Setup of build 8:
## axi_dma_controller
module axi_dma_controller #(
    parameter int ADDR_WD = 32,
    parameter int DATA_WD = 32,
    parameter int CHANNEL_COUNT = 8,  
    parameter int MAX_BURST_LEN = 16,  
    localparam int STRB_WD = DATA_WD / 8
) (
    input wire                    clk,
    input wire                    rst,
    input wire                    cmd_valid,
    input wire [ADDR_WD-1:0]      cmd_src_addr,
    input wire [ADDR_WD-1:0]      cmd_dst_addr,
    input wire [1:0]              cmd_burst,
    input wire [ADDR_WD-1:0]      cmd_len,
    input wire [2:0]              cmd_size,
    output wire                   cmd_ready,
    output wire                   M_AXI_ARVALID,
    output wire [ADDR_WD-1:0]     M_AXI_ARADDR,
    output wire [7:0]             M_AXI_ARLEN,
    output wire [2:0]             M_AXI_ARSIZE,
    output wire [1:0]             M_AXI_ARBURST,
    input wire                    M_AXI_ARREADY,
    input wire                    M_AXI_RVALID,
    input wire [DATA_WD-1:0]      M_AXI_RDATA,
    input wire [1:0]              M_AXI_RRESP,
    input wire                    M_AXI_RLAST,
    output wire                   M_AXI_RREADY,
    output wire                   M_AXI_AWVALID,
    output wire [ADDR_WD-1:0]     M_AXI_AWADDR,
    output wire [7:0]             M_AXI_AWLEN,
    output wire [2:0]             M_AXI_AWSIZE,
    output wire [1:0]             M_AXI_AWBURST,
    input wire                    M_AXI_AWREADY,
    output wire                   M_AXI_WVALID,
    output wire [DATA_WD-1:0]     M_AXI_WDATA,
    output wire [STRB_WD-1:0]     M_AXI_WSTRB,
    output wire                   M_AXI_WLAST,
    input wire                    M_AXI_WREADY,
    input wire                    M_AXI_BVALID,
    input wire [1:0]              M_AXI_BRESP,
    output wire                   M_AXI_BREADY
);
Size in the first run: roughly 6400 cells after synthesis, roughly 2000 flip-flops.
clock: 6.48 ns
lec_check: 0
cap_margin: 20
core_margin: 2
core_utilization: 69
cts_cluster_size: 25
setup_slack_margin: 0.57
slew_margin: 20
run.sh (not shown) runs the stock make flow with config.mk's settings and CLKGATE_MAP_FILE=.
Build 8 got as far as global routing, where a tool error ended the run.
The following lists how build 80 was set up differently from build 8:
Settings: SETUP_SLACK_MARGIN removed (was 0.57); CTS_CLUSTER_SIZE changed from 25 to 15; CORE_UTILIZATION changed from 69 to 68; HOLD_SLACK_MARGIN newly set to 0.28; ABC_AREA newly set to 1.
- From the logs: build 80 reached the end of the flow and failed the layout checks with negative setup slack.
- Going from build 8 to build 80, the core area was found to have gone up by 4000 µm².
- What build 80 reported for number of gates resized after CTS has to be multiplied by 0.55 to get the figure for build 8.
- Between build 80 and build 8, it is build 80 whose TritonCTS buffer count is higher, by about 1.6%.
- From build 8 to build 80, maximum buffer depth of the clock tree did not move at all.
- Delta (build 80 minus build 8): y dimension of the die grew by 1.5%; synthesized cell count saw an increase.
- Area share of and/or/nand/nor cells after synthesis: build 8 and build 80 compared, higher one is build 80
[inputs] build 82 vs build 80
Settings: CORE_UTILIZATION: 68 -> 40; HOLD_SLACK_MARGIN: 0.28 -> unset; CTS_CLUSTER_SIZE: 15 -> unset; ABC_AREA: 1 -> unset; the clock period (ns, I/O delays scaled along): 6.48 -> 12.0.
- Build 82: full flow OK, the timing, design-rule and antenna checks passed
- Relative to build 80, the total wire length after detailed routing measured on build 82 has decreased by more than 10%.
- From build 80 to build 82 the numbers moved as follows: number of setup buffers added after CTS -102, data required time of the worst path higher, global-route wire length before repair saw a decrease, setup slack went up 3160 ps.
- Going from build 80 to build 82, post-layout instance area fell about 10%; final worst-path cycle share fell 45 points; met3 usage in global routing fell 7.6 points.
- Taking build 80 as the reference, in build 82 clock distribution area overhead in the final layout +0.84 points; portion of the layout cell area used by non-clock buffers went down 7.0 points.
### build 82 -> build 27
Settings: a change of CAP_MARGIN from 20 to 5; an added CTS_CLUSTER_DIAMETER of 236; a change of CORE_MARGIN from 2 to 6; a change of CORE_UTILIZATION from 40 to 28; an added PLACE_DENSITY_LB_ADDON of 0.24.
Results
What build 82 reported for count of clock-buffer cells in the layout has to be multiplied by 1.05 to get the figure for build 27. Hold slack, build 27 and build 82: lower on build 27. Build 27 closes out successfully: all stages finished, all timing, DRC and antenna checks passed. Build 27 vs. build 82: cell count after placement went up by about 15%. Relative to build 82, the average wire per standard cell measured on build 27 has decreased by a few percent. Delta(met3 usage in global routing, build 27 - build 82) < 0. Build 27 vs build 82: share of the core filled by cells before placement down. The cell area of build 27 exceeds that of build 82 by 2.9%. Going from build 82 to build 27, vias after detailed routing shrinks by about 0.4%. Re post-placement worst setup slack: build 27 is 300 ps down on build 82. Lower share of the core filled with cells goes to build 27 over build 82.
--- input diff build 27..build 22 ---
Settings: a deleted CTS_CLUSTER_DIAMETER that had been 236; a deleted PLACE_DENSITY_LB_ADDON that had been 0.24; a change of CORE_UTILIZATION from 28 to 40; a change of CAP_MARGIN from 5 to 20; a change of CORE_MARGIN from 6 to 2; a change of the clock period (ns, I/O delays scaled along) from 12.0 to 11.7.
Results
- [compare] base=build 27 new=build 22: non-clock buffer instance count of the final layout -6.2%, measured slew at the worst slew-check pin -12 ps, global-route wire length before repair -about 6.5%.
- Cmp build 27 and build 22 / final area / higher: build 27
- Re overall routing resource usage: build 22 is 5.9 points up on build 27.
- Build 22 vs build 27: amount of wire on met2 after detailed routing down in build 22
Here is what was changed in the inputs of build 98 compared with build 22.
Settings: a change of CORE_UTILIZATION from 40 to 67; an added CTS_CLUSTER_SIZE of 25; a change of the clock period (ns, I/O delays scaled along) from 11.7 to 9.64.
### Flow results
- Build 22 and build 98: one clean run, build 22; the rest did not finish clean.
- The flow for build 98 finished, though final verification flagged negative setup slack.
- Build 98 has less setup slack than build 22.
- Diff build 22 -> build 98 | detail-routed net length per standard cell | increase of 7.7 µm


Setup of yarrow:
axi_dma_controller again, from the RTL that the note above started with.
make LEC_CHECK=0 ABC_AREA=1 CAP_MARGIN=20 CORE_MARGIN=2 CORE_UTILIZATION=68 CTS_CLUSTER_SIZE=15 HOLD_SLACK_MARGIN=0.28 PLACE_DENSITY_LB_ADDON=0.02 SETUP_SLACK_MARGIN=1.83 SLEW_MARGIN=20 TNS_END_PERCENT=5 finish   # period 6.48 ns
[flow] yarrow | stages: complete | final checks: fail | reason: setup timing
Edits applied to the flow inputs when going from yarrow to zinc:
- removing HOLD_SLACK_MARGIN (formerly 0.28)
- removing TNS_END_PERCENT (formerly 5)
- changing CORE_UTILIZATION from 68 to 58
- removing SETUP_SLACK_MARGIN (formerly 1.83)
- removing PLACE_DENSITY_LB_ADDON (formerly 0.02)
- removing CTS_CLUSTER_SIZE (formerly 15)
- removing ABC_AREA (formerly 1)
--- outcome ---
The final report for zinc shows a completed flow and a layout that fails verification, specifically setup timing. Per the comparison of zinc with yarrow, synthesized cell count lower; number of fill cells in the layout higher; total of plain and repair buffers excluding clock buffers higher.


axi_dma_controller again, from the RTL that the note above started with.
==> flow/design.v (excerpt) <==
module axi_dma_controller #(
    parameter int ADDR_WD = 32,
    parameter int DATA_WD = 32,
    parameter int CHANNEL_COUNT = 8,  
    parameter int MAX_BURST_LEN = 16,  
    localparam int STRB_WD = DATA_WD / 8
) (
    input wire                    clk,
    input wire                    rst,
    input wire                    cmd_valid,
    input wire [ADDR_WD-1:0]      cmd_src_addr,
    input wire [ADDR_WD-1:0]      cmd_dst_addr,
    input wire [1:0]              cmd_burst,
    input wire [ADDR_WD-1:0]      cmd_len,
    input wire [2:0]              cmd_size,
    output wire                   cmd_ready,
    output wire                   M_AXI_ARVALID,
    output wire [ADDR_WD-1:0]     M_AXI_ARADDR,
    output wire [7:0]             M_AXI_ARLEN,
    output wire [2:0]             M_AXI_ARSIZE,
    output wire [1:0]             M_AXI_ARBURST,
    input wire                    M_AXI_ARREADY,
    input wire                    M_AXI_RVALID,
    input wire [DATA_WD-1:0]      M_AXI_RDATA,
    input wire [1:0]              M_AXI_RRESP,
    input wire                    M_AXI_RLAST,
    output wire                   M_AXI_RREADY,
    output wire                   M_AXI_AWVALID,
    output wire [ADDR_WD-1:0]     M_AXI_AWADDR,
    output wire [7:0]             M_AXI_AWLEN,
    output wire [2:0]             M_AXI_AWSIZE,
    output wire [1:0]             M_AXI_AWBURST,
    input wire                    M_AXI_AWREADY,
    output wire                   M_AXI_WVALID,
    output wire [DATA_WD-1:0]     M_AXI_WDATA,
    output wire [STRB_WD-1:0]     M_AXI_WSTRB,
    output wire                   M_AXI_WLAST,
    input wire                    M_AXI_WREADY,
    input wire                    M_AXI_BVALID,
    input wire [1:0]              M_AXI_BRESP,
    output wire                   M_AXI_BREADY
);
clock: 3.67 ns
lec_check: 0
abc_area: 1
cap_margin: 40
core_margin: 2
core_utilization: 72
cts_cluster_diameter: 89
cts_cluster_size: 79
place_density_lb_addon: 0.3
setup_slack_margin: -0.17
slew_margin: 20
The baseline stopped in global routing with GRT-0232.
==> next run, changes <==
--- a/flow/config.mk
+++ b/flow/config.mk
@@ -8,2 +8 @@
-export ABC_AREA = 1
-export CAP_MARGIN = 40
+export CAP_MARGIN = 20
@@ -11,5 +10 @@
-export CORE_UTILIZATION = 72
-export CTS_CLUSTER_DIAMETER = 89
-export CTS_CLUSTER_SIZE = 79
-export PLACE_DENSITY_LB_ADDON = 0.3
-export SETUP_SLACK_MARGIN = -0.17
+export CORE_UTILIZATION = 57
==> flow/constraint.sdc (replaced) <==
create_clock -name core_clock -period 8.75 [get_ports {clk}]
set_input_delay 1.7500 -clock core_clock [delete_from_list [all_inputs] [get_ports {clk}]]
set_output_delay 1.7500 -clock core_clock [all_outputs]
set_load 0.01 [all_outputs]
Result: With this change the flow ran to the end with violations: negative setup slack; area after synthesis drops by 1.5%; die area climbs by 24%; synthesized cell count drops by 33%.
==> next run, changes <==
--- a/flow/config.mk
+++ b/flow/config.mk
@@ -10 +10,3 @@
-export CORE_UTILIZATION = 57
+export CORE_UTILIZATION = 70
+export CTS_CLUSTER_SIZE = 25
+export SETUP_SLACK_MARGIN = -0.56
==> flow/constraint.sdc (replaced) <==
create_clock -name core_clock -period 9.14 [get_ports {clk}]
set_input_delay 1.8280 -clock core_clock [delete_from_list [all_inputs] [get_ports {clk}]]
set_output_delay 1.8280 -clock core_clock [all_outputs]
set_load 0.01 [all_outputs]
Outcome: The changed run died in global routing; area after synthesis is unchanged; die size shrinks by about a fifth; synthesized cell count does not change.
==> next run, changes <==
--- a/flow/config.mk
+++ b/flow/config.mk
@@ -10,3 +10,3 @@
-export CORE_UTILIZATION = 70
-export CTS_CLUSTER_SIZE = 25
-export SETUP_SLACK_MARGIN = -0.56
+export CORE_UTILIZATION = 61
+export CTS_CLUSTER_SIZE = 37
+export SETUP_SLACK_MARGIN = 1.83
==> flow/constraint.sdc (replaced) <==
create_clock -name core_clock -period 6.48 [get_ports {clk}]
set_input_delay 1.2960 -clock core_clock [delete_from_list [all_inputs] [get_ports {clk}]]
set_output_delay 1.2960 -clock core_clock [all_outputs]
set_load 0.01 [all_outputs]
Effect:
- The changed run reached the layout checks and failed them: negative setup slack
- area after synthesis stays the same
- synthesized cell count does not change
- die size is higher by 15%
==> next run, changes <==
--- a/flow/config.mk
+++ b/flow/config.mk
@@ -10 +10 @@
-export CORE_UTILIZATION = 61
+export CORE_UTILIZATION = 68
@@ -11,0 +12 @@
+export PLACE_DENSITY_LB_ADDON = 0.03
@@ -13,0 +15 @@
+export TNS_END_PERCENT = 5
Effect: The changed run finished but failed the layout checks on negative setup slack; fmax falls by a few percent; final area fell by a few percent; setup slack gets worse by 520 ps; synthesized area does not change.
